== run 1 ==
Design pipelined_cordic, start of the top module:
module pipelined_cordic(
    input Clk, Rst,
    input signed[15:0] x_in, y_in, theta_in,
    output reg signed[15:0] sine_theta,
    output reg signed[15:0] cosine_theta
);
For scale: roughly 780 flip-flops, ~82 I/O pins, ~58000 sq um of cells after synthesis.
make LEC_CHECK=0 ABC_AREA=1 CAP_MARGIN=20 CORE_ASPECT_RATIO=1.35 CORE_MARGIN=2 CORE_UTILIZATION=72 CTS_CLUSTER_DIAMETER=394 CTS_CLUSTER_SIZE=99 PLACE_DENSITY=0.6 SETUP_SLACK_MARGIN=-0.16 SLEW_MARGIN=20 finish   # period 1.92 ns
run.sh (not shown) runs the stock make flow with config.mk's settings and CLKGATE_MAP_FILE=.
Run 1 terminated abnormally: clock tree synthesis reported DPL-0038.
Input-level comparison between run 2 and run 1:
- SETUP_SLACK_MARGIN no longer set, was -0.16
- CORE_ASPECT_RATIO no longer set, was 1.35
- CTS_CLUSTER_SIZE no longer set, was 99
- ABC_AREA no longer set, was 1
- CTS_CLUSTER_DIAMETER no longer set, was 394
- CORE_UTILIZATION now 54, was 72
- the clock period (ns, I/O delays scaled along) now 3.96, was 1.92
## What came out
Re yosys stat cell total: run 1 and run 2 aren't equal, and the higher value belongs to run 1.
Run 1 has lower die area than run 2.
Number of nets at floorplan went down by more than 10% going from run 1 to run 2.
Looking at synthesized instance count, run 2 sits about 27% below run 1.
Higher chip area in the Yosys report among run 1 and run 2: run 1
Count of distinct cell types in the synthesized netlist grows by more than half when moving from run 1 to run 2.
Summary of run 2 over run 1: cell total after placement lost 33%, synthesized area lost 9.1%, post-synthesis sequential element count neither gained nor lost much.
Run 2: flow completed, timing, DRC and antenna clean
[inputs] run 3 vs run 2
- CORE_UTILIZATION now 72, was 54
- PLACE_DENSITY now 0.78, was 0.6
- the clock period (ns, I/O delays scaled along) now 3.16, was 3.96
The flow for run 3 finished, though final verification flagged negative setup slack. In run 3, non-clock buffer count is higher than in run 2. Run 2 → run 3: final number of hold-violating endpoints barely changed; number of detailed-route iterations in the first pass climbed 13. Run comparison: run 2 slowest stage cell on the critical path sky130_fd_sc_hd__nor3_1; run 3 slowest stage cell on the critical path sky130_fd_sc_hd__dfrtp_2.
Setup changes, run 3 to run 4
- ABC_AREA: unset -> 1
- PLACE_DENSITY_LB_ADDON: unset -> 0.02
- CORE_ASPECT_RATIO: unset -> 1.33
- CORE_UTILIZATION: 72 -> 42
- CORE_MARGIN: 2 -> 4
- PLACE_DENSITY: 0.78 -> unset
- the clock period (ns, I/O delays scaled along): 3.16 -> 4.79
## What came out
Run 4 completed; timing, DRC and antenna clean. Taking run 3 as the reference, in run 4 routed wire length +22%; violation count after the first detailed-route iteration -814; number of cells upsized or downsized after cts -33.

* * *

pipelined_cordic again, from the RTL that the note above started with.
Settings: LEC_CHECK=0, CAP_MARGIN=20, CELL_PAD_IN_SITES_GLOBAL_PLACEMENT=2, CORE_MARGIN=2, CORE_UTILIZATION=40, CTS_CLUSTER_DIAMETER=94, PLACE_DENSITY=0.82, SETUP_SLACK_MARGIN=0.95, SLEW_MARGIN=20; clock period 4.5 ns.
Edit:
Settings changed: ABC_AREA set to 1, CAP_MARGIN 20 to 5, CELL_PAD_IN_SITES_GLOBAL_PLACEMENT 2 to unset, CORE_UTILIZATION 40 to 72, CTS_CLUSTER_DIAMETER 94 to 379, CTS_CLUSTER_SIZE set to 17, PLACE_DENSITY 0.82 to unset, SETUP_SLACK_MARGIN 0.95 to -0.25, SLEW_MARGIN 20 to 40.
Clock period 4.5 ns to 2.43 ns, I/O delays scaled along.
Result: With this change the flow completed and failed the layout checks on setup timing; clock-buffer cell count falls by 68; global-route usage increases by 22 points; routed wire length is higher by well over a third; cell area increases by about a fifth; synthesized cell count rises by well over a third; setup slack is worse by 1.5 ns; die size drops by well over a third.
Edit:
Settings changed: CAP_MARGIN 5 to 20, CTS_CLUSTER_DIAMETER 379 to 394, CTS_CLUSTER_SIZE 17 to 99, PLACE_DENSITY set to 0.6, SETUP_SLACK_MARGIN -0.25 to unset, SLEW_MARGIN 40 to 20.
Clock period 2.43 ns to 1.92 ns, I/O delays scaled along.
Now the flow ended with an error in 4_1_cts with DPL-0038.
Die size stays the same.
Synthesized area stays the same.
Synthesized cell count is unchanged.

* * *

The RTL this note starts from:
==> flow/design.v <==
module pipelined_cordic(
    input Clk, Rst,
    input signed[15:0] x_in, y_in, theta_in,
    output reg signed[15:0] sine_theta,
    output reg signed[15:0] cosine_theta
);
reg signed [15:0] x[0:15], y[0:15], theta[0:15], x_out[0:15], y_out[0:15], theta_out[0:15];
wire signed [15:0] atan_out [0:15];
reg [3:0] stage;  
assign atan_out[0] = 16'b0011001001000100;
assign atan_out[1] = 16'b0001110110101100;
assign atan_out[2] = 16'b0000111110101101;
assign atan_out[3] = 16'b0000011111110101;
assign atan_out[4] = 16'b0000001111111110;
assign atan_out[5] = 16'b0000001000000000;
assign atan_out[6] = 16'b0000000100000000;
assign atan_out[7] = 16'b0000000010000000;
assign atan_out[8] = 16'b0000000001000000;
assign atan_out[9] = 16'b0000000000100000;
assign atan_out[10] = 16'b0000000000010000;
assign atan_out[11] = 16'b0000000000001000;
assign atan_out[12] = 16'b0000000000000100;
assign atan_out[13] = 16'b0000000000000010;
assign atan_out[14] = 16'b0000000000000001;
assign atan_out[15] = 16'b0000000000000000;
genvar i;
generate
    for (i = 0; i < 16; i = i + 1) begin : stages
        always @(posedge Clk or posedge Rst) begin
            if (Rst)
                begin
                    x[i] <= 0;
                    y[i] <= 0;
                    theta[i] <= 0;
                end
            else 
                begin
                    if (i == 0) begin
                        x[i] <= x_in;
                        y[i] <= y_in;
                        theta[i] <= theta_in;
                    end else begin
                        x[i] <= x_out[i-1];
                        y[i] <= y_out[i-1];
                        theta[i] <= theta_out[i-1];
                    end
                end
        end
        always @(*) begin
            if (theta[i][15] == 1) begin
                x_out[i] = x[i] + (y[i] >>> (i));
                y_out[i] = y[i] - (x[i] >>> (i));
                theta_out[i] = theta[i] + atan_out[i];
            end else begin
                x_out[i] = x[i] - (y[i] >>> (i));
                y_out[i] = y[i] + (x[i] >>> (i));
                theta_out[i] = theta[i] - atan_out[i];
            end
        end
    end
endgenerate
always @(posedge Clk or posedge Rst) begin
    if (Rst) begin
        sine_theta <= 0;
        cosine_theta <= 0;
    end else begin
        sine_theta <= y_out[15];  
        cosine_theta <= x_out[15];  
    end
end
endmodule
make LEC_CHECK=0 ABC_AREA=1 CAP_MARGIN=20 CELL_PAD_IN_SITES_DETAIL_PLACEMENT=0 CELL_PAD_IN_SITES_GLOBAL_PLACEMENT=0 CORE_MARGIN=2 CORE_UTILIZATION=72 CTS_CLUSTER_SIZE=72 HOLD_SLACK_MARGIN=0.29 MAX_ROUTING_LAYER=met5 PLACE_DENSITY_LB_ADDON=0.24 SETUP_SLACK_MARGIN=-0.15 SLEW_MARGIN=40 finish   # period 2.39 ns
The starting point did not get past global routing (5_1_grt) (GRT-0232).
Rerun with:
==> flow/config.mk (replaced) <==
export PLATFORM = sky130hd
export DESIGN_NAME = pipelined_cordic
export DESIGN_NICKNAME = pipelined_cordic
export VERILOG_FILES = /design/flow/design.v
export SDC_FILE = /design/flow/constraint.sdc
export NUM_CORES = 4
export LEC_CHECK = 0
export CAP_MARGIN = 20
export CORE_MARGIN = 2
export CORE_UTILIZATION = 72
export PLACE_DENSITY = 0.67
export SETUP_SLACK_MARGIN = -0.17
export SLEW_MARGIN = 20
==> flow/constraint.sdc (replaced) <==
create_clock -name core_clock -period 3.07 [get_ports {Clk}]
set_input_delay 0.6140 -clock core_clock [delete_from_list [all_inputs] [get_ports {Clk}]]
set_output_delay 0.6140 -clock core_clock [all_outputs]
set_load 0.01 [all_outputs]
Result: Now the flow completed and failed the layout checks on negative setup slack; synthesized cell count went down by 27%; die area shrinks by 9.0%; synthesized area fell by 9.1%.
Rerun with:
--- a/flow/config.mk
+++ b/flow/config.mk
@@ -7,7 +7,8 @@
 export LEC_CHECK = 0
 export CAP_MARGIN = 20
+export CORE_ASPECT_RATIO = 1.61
 export CORE_MARGIN = 2
-export CORE_UTILIZATION = 72
-export PLACE_DENSITY = 0.67
-export SETUP_SLACK_MARGIN = -0.17
+export CORE_UTILIZATION = 48
+export HOLD_SLACK_MARGIN = 0.18
+export PLACE_DENSITY = 0.6
 export SLEW_MARGIN = 20
==> flow/constraint.sdc (replaced) <==
create_clock -name core_clock -period 4.5 [get_ports {Clk}]
set_input_delay 0.9000 -clock core_clock [delete_from_list [all_inputs] [get_ports {Clk}]]
set_output_delay 0.9000 -clock core_clock [all_outputs]
set_load 0.01 [all_outputs]
Outcome: The changed run ran to the end with no violations. First-iteration DRC count shrinks by about 40%. Via count shrinks by about 7%.
